==> flow/design.v <==
module ws2812b(
    input logic clk, 
    input logic rst,
    input logic serial_in, 
    input logic transmit, 
    output logic ws2812b_out, 
    output logic shift
);
    localparam IDLE = 1'b0;
    localparam TRANSMITTING = 1'b1;
    localparam T0_CYCLE_COUNT = 4'd5;
    localparam T1_CYCLE_COUNT = 4'd10;
    localparam MAX_CYCLE_COUNT = 4'd15;
    logic state;
    logic [3:0] cycle_count;
    logic bit_being_sent;
    always_ff @(posedge clk) begin
        if (rst) begin
            state <= IDLE;
            cycle_count <= 4'd0;
            bit_being_sent <= 1'b0;
        end
        else begin
        unique case (state)
            IDLE:
                if (transmit == 1'b1) begin
                    state <= TRANSMITTING;
                    cycle_count <= 4'd0;
                    bit_being_sent <= serial_in;
                end
            TRANSMITTING:
                if (transmit == 1'b0) begin
                    state <= IDLE;
                end
                else if (cycle_count == MAX_CYCLE_COUNT - 1) begin
                    cycle_count <= 4'd0;
                    bit_being_sent <= serial_in;
                end
                else begin
                    cycle_count <= cycle_count + 1;
                end
        endcase
        end
    end
    always_comb begin
        if (state == TRANSMITTING)
            if (bit_being_sent == 1'b0)
                ws2812b_out = (cycle_count < T0_CYCLE_COUNT);
            else
                ws2812b_out = (cycle_count < T1_CYCLE_COUNT);
        else
            ws2812b_out = 1'b0;
    end
    assign shift = (state == TRANSMITTING) && (cycle_count == 4'd0);
endmodule
module controller (
    input logic clk, 
    input logic rst,
    output logic load_sreg, 
    output logic transmit_pixel, 
    output logic [5:0] pixel, 
    output logic [4:0] frame
);
    localparam TRANSMIT_FRAME       = 1'b0;
    localparam IDLE                 = 1'b1;
    localparam [2:0] READ_CH_VALS   = 3'b001;
    localparam [2:0] LOAD_SREG      = 3'b010;
    localparam [2:0] TRANSMIT_PIXEL = 3'b100;
    localparam [8:0] TRANSMIT_CYCLES    = 9'd360;        
    localparam [19:0] IDLE_CYCLES       = 20'd2000;      
    logic state;
    logic next_state;
    logic [2:0] transmit_phase;
    logic [2:0] next_transmit_phase;
    logic [5:0] pixel_counter;
    logic [4:0] frame_counter;
    logic [8:0] transmit_counter;
    logic [19:0] idle_counter;
    logic transmit_pixel_done;
    logic idle_done;
    assign transmit_pixel_done = (transmit_counter == TRANSMIT_CYCLES - 1);
    assign idle_done = (idle_counter == IDLE_CYCLES - 1);
    always_ff @(posedge clk) begin
        if (rst) begin
            state <= TRANSMIT_FRAME;
            transmit_phase <= READ_CH_VALS;
        end
        else begin
            state <= next_state;
            transmit_phase <= next_transmit_phase;
        end
    end
    always_comb begin
        next_state = 1'bx;
        unique case (state)
            TRANSMIT_FRAME:
                if ((pixel_counter == 6'd63) && (transmit_pixel_done))
                    next_state = IDLE;
                else
                    next_state = TRANSMIT_FRAME;
            IDLE:
                if (idle_done)
                    next_state = TRANSMIT_FRAME;
                else
                    next_state = IDLE;
        endcase
    end
    always_comb begin
        next_transmit_phase = READ_CH_VALS;
        if (state == TRANSMIT_FRAME) begin
            case (transmit_phase)
                READ_CH_VALS:
                    next_transmit_phase = LOAD_SREG;
                LOAD_SREG:
                    next_transmit_phase = TRANSMIT_PIXEL;
                TRANSMIT_PIXEL:
                    next_transmit_phase = transmit_pixel_done ? READ_CH_VALS : TRANSMIT_PIXEL;
            endcase
        end
    end
    always_ff @(posedge clk) begin
        if (rst) begin
            pixel_counter <= 6'd0;
        end
        else if ((state == TRANSMIT_FRAME) && transmit_pixel_done) begin
            pixel_counter <= pixel_counter + 1;
        end
    end
    always_ff @(posedge clk) begin
        if (rst) begin
            frame_counter <= 5'd0;
        end
        else if (idle_done) begin
            frame_counter <= frame_counter + 1;
        end
    end
    always_ff @(posedge clk) begin
        if (rst) begin
            transmit_counter <= 9'd0;
        end
        else if (transmit_phase == TRANSMIT_PIXEL) begin
            transmit_counter <= transmit_counter + 1;
        end
        else begin
            transmit_counter <= 9'd0;
        end
    end
    always_ff @(posedge clk) begin
        if (rst) begin
            idle_counter <= 20'd0;
        end
        else if (state == IDLE) begin
            idle_counter <= idle_counter + 1;
        end
        else begin
            idle_counter <= 20'd0;
        end
    end
    assign pixel = pixel_counter;
    assign frame = frame_counter;
    assign load_sreg = (transmit_phase == LOAD_SREG);
    assign transmit_pixel = (transmit_phase == TRANSMIT_PIXEL);
endmodule
module game_of_life #(
    parameter [63:0] INIT_GRID = 64'hFFFF_FFFF_FFFF_FFFF
)(
    input  logic clk,
    input  logic rst,
    input  logic tick,          
    input  logic load,          
    input  logic load_bit,
    output logic [63:0] grid_out
);
    logic [63:0] grid;
    logic [63:0] next_grid;
    logic [63:0] north, south, east, west;
    logic [63:0] ne, nw, se, sw;
    logic [3:0] neighbors [63:0];
    integer i;
    always_comb begin
        for (i = 0; i < 64; i = i + 1) begin
            north[i] = grid[(((i / 8) + 1) % 8) * 8 + (i % 8)];
            south[i] = grid[(((i / 8) + 7) % 8) * 8 + (i % 8)];
            east[i]  = grid[(i / 8) * 8 + ((i % 8) + 1) % 8];
            west[i]  = grid[(i / 8) * 8 + ((i % 8) + 7) % 8];
            ne[i]    = grid[(((i / 8) + 1) % 8) * 8 + ((i % 8) + 1) % 8];
            nw[i]    = grid[(((i / 8) + 1) % 8) * 8 + ((i % 8) + 7) % 8];
            se[i]    = grid[(((i / 8) + 7) % 8) * 8 + ((i % 8) + 1) % 8];
            sw[i]    = grid[(((i / 8) + 7) % 8) * 8 + ((i % 8) + 7) % 8];
        end
        for (i = 0; i < 64; i = i + 1) begin
            neighbors[i] = north[i] + south[i] + east[i] + west[i] +
                           ne[i] + nw[i] + se[i] + sw[i];
        end
        for (i = 0; i < 64; i = i + 1) begin
            if (grid[i])
                next_grid[i] = (neighbors[i] == 2 || neighbors[i] == 3);
            else
                next_grid[i] = (neighbors[i] == 3);
        end
    end
    always_ff @(posedge clk) begin
        if (rst)
            grid <= INIT_GRID;
        else if (load)
            grid <= {load_bit, grid[63:1]};
        else if (tick)
            grid <= next_grid;
    end
    assign grid_out = grid;
endmodule
module top (
    input  logic clk,
    input  logic rst,
    input  logic load,
    input  logic [2:0] load_rgb,
    output logic _48b
);
    logic [5:0] pixel;
    logic load_sreg, transmit_pixel, shift;
    logic ws_out;
    logic [7:0] red_data, green_data, blue_data;
    logic [23:0] shift_reg;
    logic [23:0] div_counter;
    logic tick;
    always_ff @(posedge clk) begin
        if (rst) begin
            div_counter <= 0;
            tick <= 1'b0;
        end else if (div_counter == 24'd29_999) begin  
            div_counter <= 0;
            tick <= 1'b1;
        end else begin
            div_counter <= div_counter + 1;
            tick <= 1'b0;
        end
    end
    logic [63:0] red_grid, green_grid, blue_grid;
    localparam [63:0] RED_INIT   = 64'b11100000_00000000_00000000_00000000_00000000_00000000_00000000_00000000;  
    localparam [63:0] GREEN_INIT = 64'b00000000_00011100_00000000_00000000_00000000_00000000_00000000_00000000;  
    localparam [63:0] BLUE_INIT  = 64'b00000000_00000000_00000111_00000000_00000000_00000000_00000000_00000000;  
    game_of_life #(.INIT_GRID(RED_INIT))   u_red_gol   (.clk(clk), .rst(rst), .tick(tick), .load(load), .load_bit(load_rgb[2]), .grid_out(red_grid));
    game_of_life #(.INIT_GRID(GREEN_INIT)) u_green_gol (.clk(clk), .rst(rst), .tick(tick), .load(load), .load_bit(load_rgb[1]), .grid_out(green_grid));
    game_of_life #(.INIT_GRID(BLUE_INIT))  u_blue_gol  (.clk(clk), .rst(rst), .tick(tick), .load(load), .load_bit(load_rgb[0]), .grid_out(blue_grid));
    always_comb begin
        red_data   = {8{red_grid[pixel]}};
        green_data = {8{green_grid[pixel]}};
        blue_data  = {8{blue_grid[pixel]}};
    end
    controller u_ctrl (
        .clk(clk),
        .rst(rst),
        .load_sreg(load_sreg),
        .transmit_pixel(transmit_pixel),
        .pixel(pixel),
        .frame()
    );
    ws2812b u_ws (
        .clk(clk),
        .rst(rst),
        .serial_in(shift_reg[23]),
        .transmit(transmit_pixel),
        .ws2812b_out(ws_out),
        .shift(shift)
    );
    always_ff @(posedge clk) begin
        if (load_sreg)
            shift_reg <= {green_data, red_data, blue_data};  
        else if (shift)
            shift_reg <= {shift_reg[22:0], 1'b0};
    end
    assign _48b = ws_out;
endmodule
==> flow/config.mk <==
export PLATFORM = sky130hd
export DESIGN_NAME = top
export DESIGN_NICKNAME = top
export VERILOG_FILES = /design/flow/design.v
export SDC_FILE = /design/flow/constraint.sdc
export NUM_CORES = 4
export LEC_CHECK = 0
export ABC_AREA = 0
export CAP_MARGIN = 10
export CORE_MARGIN = 2
export CORE_UTILIZATION = 72
export CTS_CLUSTER_DIAMETER = 88
export CTS_CLUSTER_SIZE = 100
export GPL_ROUTABILITY_DRIVEN = 0
export PLACE_DENSITY = 0.67
export SETUP_SLACK_MARGIN = 0.39
export SLEW_MARGIN = 40
==> flow/constraint.sdc <==
create_clock -name core_clock -period 3.22 [get_ports {clk}]
set_input_delay 0.6440 -clock core_clock [delete_from_list [all_inputs] [get_ports {clk}]]
set_output_delay 0.6440 -clock core_clock [all_outputs]
set_load 0.01 [all_outputs]
run.sh (not shown) runs the stock make flow with config.mk's settings and CLKGATE_MAP_FILE=.
The first run produced a layout that fails on setup timing.
Edit:
CTS_CLUSTER_SIZE = 50   (was 100)
PLACE_DENSITY = not set   (was 0.67)
PLACE_DENSITY_LB_ADDON = 0.3   (was not set)
=> With this change the flow aborted during global routing. Die size does not change. Synthesized area does not change. Synthesized cell count is unchanged.
Edit:
ABC_AREA = not set   (was 0)
CAP_MARGIN = 20   (was 10)
CORE_UTILIZATION = 70   (was 72)
CTS_CLUSTER_DIAMETER = not set   (was 88)
CTS_CLUSTER_SIZE = not set   (was 50)
GPL_ROUTABILITY_DRIVEN = not set   (was 0)
PLACE_DENSITY_LB_ADDON = not set   (was 0.3)
SETUP_SLACK_MARGIN = not set   (was 0.39)
SLEW_MARGIN = 20   (was 40)
clock period = 3.43 ns   (was 3.22 ns; I/O delays follow)
What happened: This time the run completed without violations; die area increases by a few percent; synthesized area does not change; synthesized cell count does not change.
Edit:
CAP_MARGIN = 0   (was 20)
CTS_CLUSTER_DIAMETER = 346   (was not set)
clock period = 2.88 ns   (was 3.43 ns; I/O delays follow)
After rerunning:
- The changed run ran to the end with violations: setup timing
- via count came out higher by 7.4%
- total power rises by 19%
- setup slack degrades by 0.40 ns
- worst hold slack got worse by 0.15 ns
- global-route usage grows by 2.9 points
- final cell count came out higher by 5.3%
Edit:
CAP_MARGIN = 20   (was 0)
CORE_UTILIZATION = 45   (was 70)
CTS_CLUSTER_DIAMETER = not set   (was 346)
clock period = 5.17 ns   (was 2.88 ns; I/O delays follow)
The changed run passed the timing, design-rule and antenna checks.
Critical path depth is unchanged.
Utilization drops by 38 points.
Routed wire length drops by 14%.
Sequential cell count stays the same.
Cell count drops by 1.9%.
Edit:
CORE_UTILIZATION = 64   (was 45)
SETUP_SLACK_MARGIN = 1.83   (was not set)
clock period = 6.95 ns   (was 5.17 ns; I/O delays follow)
What happened: Via count came out lower by 0.30%. Worst setup slack is better by 1.7 ns. Total power falls by 27%. Core utilization climbs by 19 points. Clock-buffer cell count drops by 8. Combinational power decreases by 28%. Die size falls by 29%. Cell count decreases by 6.8%. Sequential cell count does not change. Wire length shrinks by 3.6%.
Power figures rest on the tool's default switching activity, not on a simulated workload.
